// atan
module atan
(
    input                       clk         ,
    input                       rst_n       ,
    input                       trig        ,
    output                      vld         ,
    input       signed  [16:0]  para_in     ,
    output  reg signed  [11:0]  atany            
);
For scale: roughly 1800 cells after synthesis, ~33 I/O pins, roughly 11000 um2 of cells after synthesis.
==> flow/config.mk <==
export PLATFORM = sky130hd
export DESIGN_NAME = atan
export DESIGN_NICKNAME = atan
export VERILOG_FILES = /design/flow/design.v
export SDC_FILE = /design/flow/constraint.sdc
export NUM_CORES = 4
export LEC_CHECK = 0
export ABC_AREA = 1
export CAP_MARGIN = 40
export CORE_ASPECT_RATIO = 1.66
export CORE_MARGIN = 3
export CORE_UTILIZATION = 70
export CTS_CLUSTER_DIAMETER = 261
export CTS_CLUSTER_SIZE = 73
export GPL_TIMING_DRIVEN = 0
export HOLD_SLACK_MARGIN = 0.24
export PLACE_DENSITY = 0.73
export SETUP_SLACK_MARGIN = 1.08
export SLEW_MARGIN = 20
==> flow/constraint.sdc <==
create_clock -name core_clock -period 9.13 [get_ports {clk}]
set_input_delay 1.8260 -clock core_clock [delete_from_list [all_inputs] [get_ports {clk}]]
set_output_delay 1.8260 -clock core_clock [all_outputs]
set_load 0.01 [all_outputs]
run.sh (not shown) runs the stock make flow with config.mk's settings and CLKGATE_MAP_FILE=.
The baseline aborted during 5_1_grt on GRT-0116.
Change:
- CAP_MARGIN: 40 -> 20
- CORE_ASPECT_RATIO: 1.66 -> unset
- CORE_MARGIN: 3 -> 2
- CTS_CLUSTER_DIAMETER: 261 -> 57
- CTS_CLUSTER_SIZE: 73 -> 49
- GPL_TIMING_DRIVEN: 0 -> unset
- HOLD_SLACK_MARGIN: 0.24 -> unset
- PLACE_DENSITY: 0.73 -> 0.35
- SETUP_SLACK_MARGIN: 1.08 -> 0.88
- clock period: 9.13 -> 3.1 ns (I/O delays scaled with it)
Outcome: This time the run stopped in 3_5_place_dp. Die area decreases by a few percent. Synthesized area stays the same. Synthesized cell count does not change.
Change:
- ABC_AREA: 1 -> unset
- CORE_UTILIZATION: 70 -> 40
- CTS_CLUSTER_DIAMETER: 57 -> unset
- CTS_CLUSTER_SIZE: 49 -> unset
- PLACE_DENSITY: 0.35 -> unset
- SETUP_SLACK_MARGIN: 0.88 -> unset
- clock period: 3.1 -> 5.7 ns (I/O delays scaled with it)
The changed run completed without violations.
Die area rises by 66%.
Synthesized cell count falls by 23%.
Area after synthesis falls by 4.0%.

---

Starting RTL as in the previous note.
==> flow/config.mk <==
export PLATFORM = sky130hd
export DESIGN_NAME = atan
export DESIGN_NICKNAME = atan
export VERILOG_FILES = /design/flow/design.v
export SDC_FILE = /design/flow/constraint.sdc
export NUM_CORES = 4
export LEC_CHECK = 0
export CAP_MARGIN = 0
export CORE_MARGIN = 3
export CORE_UTILIZATION = 58
export CTS_CLUSTER_DIAMETER = 261
export CTS_CLUSTER_SIZE = 73
export PLACE_DENSITY = 0.73
export SETUP_SLACK_MARGIN = 1.08
export SLEW_MARGIN = 20
==> flow/constraint.sdc <==
create_clock -name core_clock -period 9.13 [get_ports {clk}]
set_input_delay 1.8260 -clock core_clock [delete_from_list [all_inputs] [get_ports {clk}]]
set_output_delay 1.8260 -clock core_clock [all_outputs]
set_load 0.01 [all_outputs]
Then changed:
Settings changed: CAP_MARGIN 0 to 20, CORE_MARGIN 3 to 2, CORE_UTILIZATION 58 to 68, CTS_CLUSTER_DIAMETER 261 to not set, CTS_CLUSTER_SIZE 73 to not set, PLACE_DENSITY 0.73 to not set, SETUP_SLACK_MARGIN 1.08 to not set.
Clock period 9.13 ns to 8.24 ns, I/O delays scaled along.
- The changed run ran to the end with no violations
- final cell count decreases by 2.5%
- fmax decreases by 5.2%
- utilization increases by 9.2 points

---

run 1:
The RTL this note starts from:
==> flow/design.v <==
module atan
(
    input                       clk         ,
    input                       rst_n       ,
    input                       trig        ,
    output                      vld         ,
    input       signed  [16:0]  para_in     ,
    output  reg signed  [11:0]  atany            
);
reg                     run_latch   ;
reg             [3:0]   cnt         ;
reg     signed  [18:0]  tmp1        ;
reg     signed  [18:0]  tmp2        ;
wire    signed  [19:0]  y0          ;
reg     signed  [19:0]  xr          ;
reg     signed  [19:0]  yr          ;
reg     signed  [19:0]  x2          ;
reg     signed  [19:0]  y2          ;
always @(posedge clk or negedge rst_n)
begin
    if (!rst_n)
        run_latch <= 1'b0;
    else
    begin
        if (trig)
            run_latch <= 1'b1;
        else if (cnt == 4'd9)
            run_latch <= 1'b0;
    end
end
always @(posedge clk or negedge rst_n)
begin
    if (!rst_n)
        cnt <= 4'd0;
    else
    begin
        if (run_latch)
            cnt <= cnt + 4'd1;
        else
            cnt <= 4'd0;
    end
end
assign vld = (cnt == 4'd10);
assign y0 = para_in<<2;
always @(*)
begin
    if (run_latch)
    begin
        case(cnt)
            4'd0:
            begin
                tmp1 = y2>>>1;
                tmp2 = x2>>>1;
            end
            4'd1:
            begin
                tmp1 = y2>>>2;
                tmp2 = x2>>>2;
            end
            4'd2:
            begin
                tmp1 = y2>>>3;
                tmp2 = x2>>>3;
            end
            4'd3:
            begin
                tmp1 = y2>>>4;
                tmp2 = x2>>>4;
            end
            4'd4:
            begin
                tmp1 = y2>>>5;
                tmp2 = x2>>>5;
            end
            4'd5:
            begin
                tmp1 = y2>>>6;
                tmp2 = x2>>>6;
            end
            4'd6:
            begin
                tmp1 = y2>>>7;
                tmp2 = x2>>>7;
            end
            4'd7:
            begin
                tmp1 = y2>>>8;
                tmp2 = x2>>>8;
            end
            4'd8:
            begin
                tmp1 = y2>>>9;
                tmp2 = x2>>>9;
            end
            4'd9:
            begin
                tmp1 = y2>>>10;
                tmp2 = x2>>>10;
            end
            default:     
            begin
                tmp1 = 19'd0;
                tmp2 = 19'd0;
            end
        endcase
    end
    else
    begin
        tmp1 = 19'd0;
        tmp2 = 19'd0;
    end
end
always @(*)
begin
    if (run_latch)
    begin
        if ((x2[19] == y2[19]) | (x2 == 20'd0) | (y2 == 20'd0))
        begin
            xr = x2 + tmp1;
            yr = y2 - tmp2;
        end
        else
        begin
            xr = x2 - tmp1;
            yr = y2 + tmp2;
        end
    end
    else
    begin
        xr = 20'd0;
        yr = 20'd0;
    end
end
always @(posedge clk or negedge rst_n)
begin
    if (!rst_n)
    begin
        x2 <= 20'd0;
        y2 <= 20'd0;
    end
    else
    begin
        if (trig)
        begin
            if (~para_in[16]) 
            begin
                x2 <= 20'd1024 + y0;
                y2 <= y0 - 20'd1024;
            end
            else  
            begin
                x2 <= 20'd1024 - y0;
                y2 <= y0 + 20'd1024;
            end
        end
        else if (run_latch)
        begin
            x2 <= xr;
            y2 <= yr;
        end
    end
end
always @(posedge clk or negedge rst_n)
begin
    if (!rst_n)
        atany <= 12'd0;
    else 
    begin
        if (trig)
        begin
            if (~para_in[16]) 
                atany <= 12'd804;
            else 
                atany <= 12'd3292;
        end
        else if (run_latch)
        begin
            case (cnt)
                4'd0: 
                begin
                    if ((x2[19] == y2[19]) | (x2 == 20'd0) | (y2 == 20'd0))
                        atany <= atany + 12'd475;
                    else
                        atany <= atany - 12'd475;
                end
                4'd1: 
                begin
                    if ((x2[19] == y2[19]) | (x2 == 20'd0) | (y2 == 20'd0)) 
                        atany <= atany + 12'd251;
                    else
                        atany <= atany - 12'd251;
                end
                4'd2: 
                begin
                    if ((x2[19] == y2[19]) | (x2 == 20'd0) | (y2 == 20'd0)) 
                        atany <= atany + 12'd127;
                    else
                        atany <= atany - 12'd127;
                end
                4'd3: 
                begin
                    if ((x2[19] == y2[19]) | (x2 == 20'd0) | (y2 == 20'd0))
                        atany <= atany + 12'd64;
                    else
                        atany <= atany - 12'd64;
                end
                4'd4: 
                begin
                    if ((x2[19] == y2[19]) | (x2 == 20'd0) | (y2 == 20'd0))
                        atany <= atany + 12'd32;
                    else
                        atany <= atany - 12'd32;
                end
                4'd5: 
                begin
                    if ((x2[19] == y2[19]) | (x2 == 20'd0) | (y2 == 20'd0))
                        atany <= atany + 12'd16;
                    else
                        atany <= atany - 12'd16;
                end
                4'd6: 
                begin
                    if ((x2[19] == y2[19]) | (x2 == 20'd0) | (y2 == 20'd0))
                        atany <= atany + 12'd8;
                    else
                        atany <= atany - 12'd8;
                end
                4'd7: 
                begin
                    if ((x2[19] == y2[19]) | (x2 == 20'd0) | (y2 == 20'd0))
                        atany <= atany + 12'd4;
                    else
                        atany <= atany - 12'd4;
                end
                4'd8: 
                begin
                    if ((x2[19] == y2[19]) | (x2 == 20'd0) | (y2 == 20'd0))
                        atany <= atany + 12'd2;
                    else
                        atany <= atany - 12'd2;
                end
                4'd9: 
                begin
                    if ((x2[19] == y2[19]) | (x2 == 20'd0) | (y2 == 20'd0))
                        atany <= atany + 12'd1;
                    else
                        atany <= atany - 12'd1;
                end
            endcase
        end
    end
end
endmodule
Settings: LEC_CHECK=0, CAP_MARGIN=20, CORE_MARGIN=2, CORE_UTILIZATION=66, PLACE_DENSITY=0.35, SLEW_MARGIN=20; clock period 5.16 ns.
[inputs] run 2 vs run 1
- CORE_UTILIZATION now 68, was 66
- PLACE_DENSITY no longer set, was 0.35
- TNS_END_PERCENT now 15, previously not set
- ABC_AREA now 1, previously not set
- the clock period (ns, I/O delays scaled along) now 4.83, was 5.16
| maximum clock skew at final layout | higher: run 2 |
Comparing fraction of area in non-clock buffers for run 2 and run 1, the smaller number came from run 2.
Run 1 fits on a die that is smaller than the die of run 2.
Worst setup slack: run 2 better than run 1
Summary of run 2 over run 1: fraction of area in registers dropped 0.34 points; sequential element share of the synthesized area dropped 0.57 points; synthesized cell count climbed about 30%; number of vias after detailed routing climbed 1791; detail-routed via count per cell dropped 9.2%.
Against run 1 as the reference, run 2 delivers a higher final estimated routing congestion in global placement.
Here is what was changed in the inputs of run 3 compared with run 2.
- CORE_UTILIZATION changed from 68 to 39
- ABC_AREA removed (was 1)
- TNS_END_PERCENT removed (was 15)
- CELL_PAD_IN_SITES_GLOBAL_PLACEMENT newly set to 2
- CAP_MARGIN changed from 20 to 5
- the clock period (ns, I/O delays scaled along) changed from 4.83 to 6.0
--- outcome ---
Run 3 against run 2: total count of max-transition violations in the final report flat, worst hold slack up 0.0059 ns, area added between synthesis and finish up 0.76 points, initial DRC count down 51%.
For run 2, the source of the critical timing path was cnt[3], unlike run 3, where it was cnt[0].
Here is what was changed in the inputs of run 4 compared with run 3.
- CELL_PAD_IN_SITES_GLOBAL_PLACEMENT changed from 2 to 3
- SETUP_SLACK_MARGIN newly set to 0.23
- CTS_CLUSTER_SIZE newly set to 55
- the clock period (ns, I/O delays scaled along) changed from 6.0 to 3.72
- Met3 layer wire length in the routed design (run 4 / run 3): 1.3
- Looking only at delay of the slowest cell on the worst path, and setting everything else aside, the lower value of run 3 and run 4 goes to run 4.
- What run 3 reported for cell count has to be multiplied by 1.3 to get the figure for run 4.
- Taking run 3 as 1.0, run 4 lands at 1.17 on wire length of the first global-routing pass.
- Of run 3 and run 4, only run 3 finishes the flow clean.
- Top layer used by detailed routing = met5: run 4; top layer used by detailed routing = met4: run 3
- Run 3 -> run 4: maximum number of pins on one net before global-route repair decreased by more than a quarter
- Looking at clock network area share, run 4 sits 0.79 points lower than run 3 does.
- | setup slack | higher: run 3 |
- Diff run 3 -> run 4: cell depth of the worst setup path higher; total detailed-routing wirelength higher.
The inputs of run 5 differ from those of run 4 as listed below.
- CORE_UTILIZATION changed from 39 to 40
- SETUP_SLACK_MARGIN removed (was 0.23)
- CELL_PAD_IN_SITES_GLOBAL_PLACEMENT removed (was 3)
- CAP_MARGIN changed from 5 to 20
- CTS_CLUSTER_SIZE removed (was 55)
- the clock period (ns, I/O delays scaled along) changed from 3.72 to 6.0
==> comparison <==
Worst slew margin relative to its limit is higher on run 5. The final layout from run 5, which completed every stage, passed the timing, DRC and antenna checks at the end of the flow. Post-route minimum period came out higher on run 5 than on run 4. Final period utilization: run 5 vs run 4 down 32 points. Run 4 → run 5: row count has decreased, flop share of the area increased 4.3 points, cell area now sits lower. Re total number of cells along the worst setup path: run 4 was higher than run 5.
For run 6, these inputs were changed with respect to run 5:
- CORE_UTILIZATION changed from 40 to 59
- SETUP_SLACK_MARGIN newly set to 0.98
- the clock period (ns, I/O delays scaled along) changed from 6.0 to 4.06
Across run 5 and run 6, a clean result was obtained everywhere but in run 6. As the logs show, run 6 stopped at global routing after a tool error, so it never reached the end of the flow. Cell total after placement (run 6 over run 5): increase, 196. Die outline height, run 6 and run 5, lower one = run 6. Reported for run 6 and run 5, simple-gate share of the synthesized area turned out identical to the last digit. Setup fix buffers added after clock tree synthesis, run 6 and run 5: larger value in run 6. Taking run 5 as the reference, in run 6 number of cells upsized or downsized after cts increased 161; HPWL reported at the end of detailed placement increased 4.2 mm; chip footprint decreased 31%.
